==> v39: inputs <==
==> flow/design.v (excerpt) <==
module top_module(
    input wire clk,
    input wire rst,
    input wire spi_mosi,
    input wire spi_cs_n,
    input wire mic_data_1,
    input wire mic_data_2,
    output wire [7:0] out,
    output wire pos,
    output wire neg
);
clock: 2.81 ns
lec_check: 0
cap_margin: 20
core_margin: 2
core_utilization: 72
cts_cluster_diameter: 355
cts_cluster_size: 29
gpl_routability_driven: 0
max_routing_layer: met5
min_routing_layer: met1
place_density_lb_addon: 0.01
setup_slack_margin: 0.81
slew_margin: 20
run.sh (not shown) runs the stock make flow with config.mk's settings and CLKGATE_MAP_FILE=.
==> v30 (differences from v39) <==
CELL_PAD_IN_SITES_DETAIL_PLACEMENT = 2   (was not set)
CORE_MARGIN = 9   (was 2)
CORE_UTILIZATION = 31   (was 72)
CTS_CLUSTER_DIAMETER = not set   (was 355)
CTS_CLUSTER_SIZE = 11   (was 29)
GPL_TIMING_DRIVEN = 0   (was not set)
HOLD_SLACK_MARGIN = 0.17   (was not set)
MAX_ROUTING_LAYER = not set   (was met5)
MIN_ROUTING_LAYER = not set   (was met1)
PLACE_DENSITY_LB_ADDON = not set   (was 0.01)
SETUP_SLACK_MARGIN = not set   (was 0.81)
SLEW_MARGIN = 25   (was 20)
TNS_END_PERCENT = 10   (was not set)
==> flow/constraint.sdc (replaced) <==
create_clock -name core_clock -period 5.49 [get_ports {clk}]
set_input_delay 1.0980 -clock core_clock [delete_from_list [all_inputs] [get_ports {clk}]]
set_output_delay 1.0980 -clock core_clock [all_outputs]
set_load 0.01 [all_outputs]
==> qor summary <==
Status: v30 timing/DRC/antenna clean; v39 finished with violations
Violated checks: v30 -; v39 setup timing
TritonCTS buffer count: v30 78; v39 27
Setup repair after global routing missed its margin: v30 false; v39 true
Sum of met2 wire segment lengths after detailed routing: v30 62.9 mm; v39 33.9 mm
Worst reg2reg startpoint: v30 u_spi_port.capture_reg[12]; v39 u_spi_port.capture_reg[14]
Average wire per cell in the routed design: v30 27.7 µm; v39 18.4 µm
Filler cell count: v30 9489; v39 1815
Aggregate routed wire length: v30 119 mm; v39 65.7 mm
Total number of warnings across the stage logs: v30 28; v39 31
Final Hold Slack: v30 0.414 ns; v39 0.387 ns
Global-route met3 utilization: v30 0.0406; v39 0.0376
Minimum clock period after layout: v30 5.26 ns; v39 3.84 ns
DPL Wire Length: v30 64.7 mm; v39 31.3 mm
Worst rel slew slack: v30 0.270; v39 0.585
Met1 Use GR: v30 0.236; v39 0.428
Clock group: v30 5.32 mW; v39 4.89 mW
DP Cell Count: v30 4139; v39 3413
Area of the die: v30 100000 µm²; v39 40000 µm²
Worst path slowest cell: v30 sky130_fd_sc_hd__or4_1; v39 sky130_fd_sc_hd__or4_4
Internal Power: v30 10.4 mW; v39 21.7 mW
Latency at later pin: v30 0.66 ns; v39 0.61 ns
Final setup slack of the worst path: v30 0.226 ns; v39 -1.03 ns
Area added between synthesis and finish: v30 16.6%; v39 17.4%
Power density over the cells: v30 563 nW/µm²; v39 1060 nW/µm²
Top layer in use: v30 met5; v39 met4

---

==> inputs of exp/lagoon <==
top_module again, from the RTL that the note above started with.
export LEC_CHECK = 0
export CAP_MARGIN = 5
export CORE_MARGIN = 2
export CORE_UTILIZATION = 72
export CTS_CLUSTER_DIAMETER = 360
export SETUP_SLACK_MARGIN = -0.23
export SLEW_MARGIN = 20
create_clock -name core_clock -period 2.81 [get_ports {clk}]
==> inputs of exp/violet, as changes to exp/lagoon <==
==> flow/config.mk (replaced) <==
export PLATFORM = sky130hd
export DESIGN_NAME = top_module
export DESIGN_NICKNAME = top_module
export VERILOG_FILES = /design/flow/design.v
export SDC_FILE = /design/flow/constraint.sdc
export NUM_CORES = 4
export LEC_CHECK = 0
export ABC_AREA = 1
export CAP_MARGIN = 20
export CORE_MARGIN = 2
export CORE_UTILIZATION = 72
export HOLD_SLACK_MARGIN = 0.27
export PLACE_DENSITY = 0.35
export SETUP_SLACK_MARGIN = 0.25
export SLEW_MARGIN = 20
==> flow/constraint.sdc (replaced) <==
create_clock -name core_clock -period 2.82 [get_ports {clk}]
set_input_delay 0.5640 -clock core_clock [delete_from_list [all_inputs] [get_ports {clk}]]
set_output_delay 0.5640 -clock core_clock [all_outputs]
set_load 0.01 [all_outputs]
==> inputs of exp/umber, as changes to exp/lagoon <==
==> flow/config.mk (replaced) <==
export PLATFORM = sky130hd
export DESIGN_NAME = top_module
export DESIGN_NICKNAME = top_module
export VERILOG_FILES = /design/flow/design.v
export SDC_FILE = /design/flow/constraint.sdc
export NUM_CORES = 4
export LEC_CHECK = 0
export CAP_MARGIN = 20
export CORE_MARGIN = 2
export CORE_UTILIZATION = 40
export SLEW_MARGIN = 20
==> flow/constraint.sdc (replaced) <==
create_clock -name core_clock -period 8.0 [get_ports {clk}]
set_input_delay 1.6000 -clock core_clock [delete_from_list [all_inputs] [get_ports {clk}]]
set_output_delay 1.6000 -clock core_clock [all_outputs]
set_load 0.01 [all_outputs]
==> comparison table <==
metric	exp/violet	exp/lagoon	exp/umber
Cts bufs inserted	68	67	74
Total power of the final layout	30500 uW	33400 uW	10900 uW
Met1 wire length	26000 um	24100 um	23100 um
Final total negative setup slack	0 ns	-19.02 ns	0 ns
Result of the run	timing/DRC/antenna clean	finished with violations	timing/DRC/antenna clean
Reasons for failing layout checks	-	setup timing	-
Count of placed standard cells in the final layout, fillers left out	3738	3551	3893
Logic cell area	9610 um2	10200 um2	9960 um2
RSZ-0062 raised after global routing	true	true	false
Worst-case register-to-register setup slack	0.14 ns	-1.03 ns	3.06 ns
Finished layout cell area	31500 um2	31800 um2	31200 um2
Wire length of the first global-routing pass	92600 um	93600 um	84300 um
Sw Share	35.3%	35.3%	34.9%
Met2 Track Usage GR	47.0%	49.1%	22.7%
Adder Share, Synth	2.27%	2.33%	2.33%
Pwr Density	968 nW/um2	1050 nW/um2	351 nW/um2
Power and IR drop assume default switching activity.
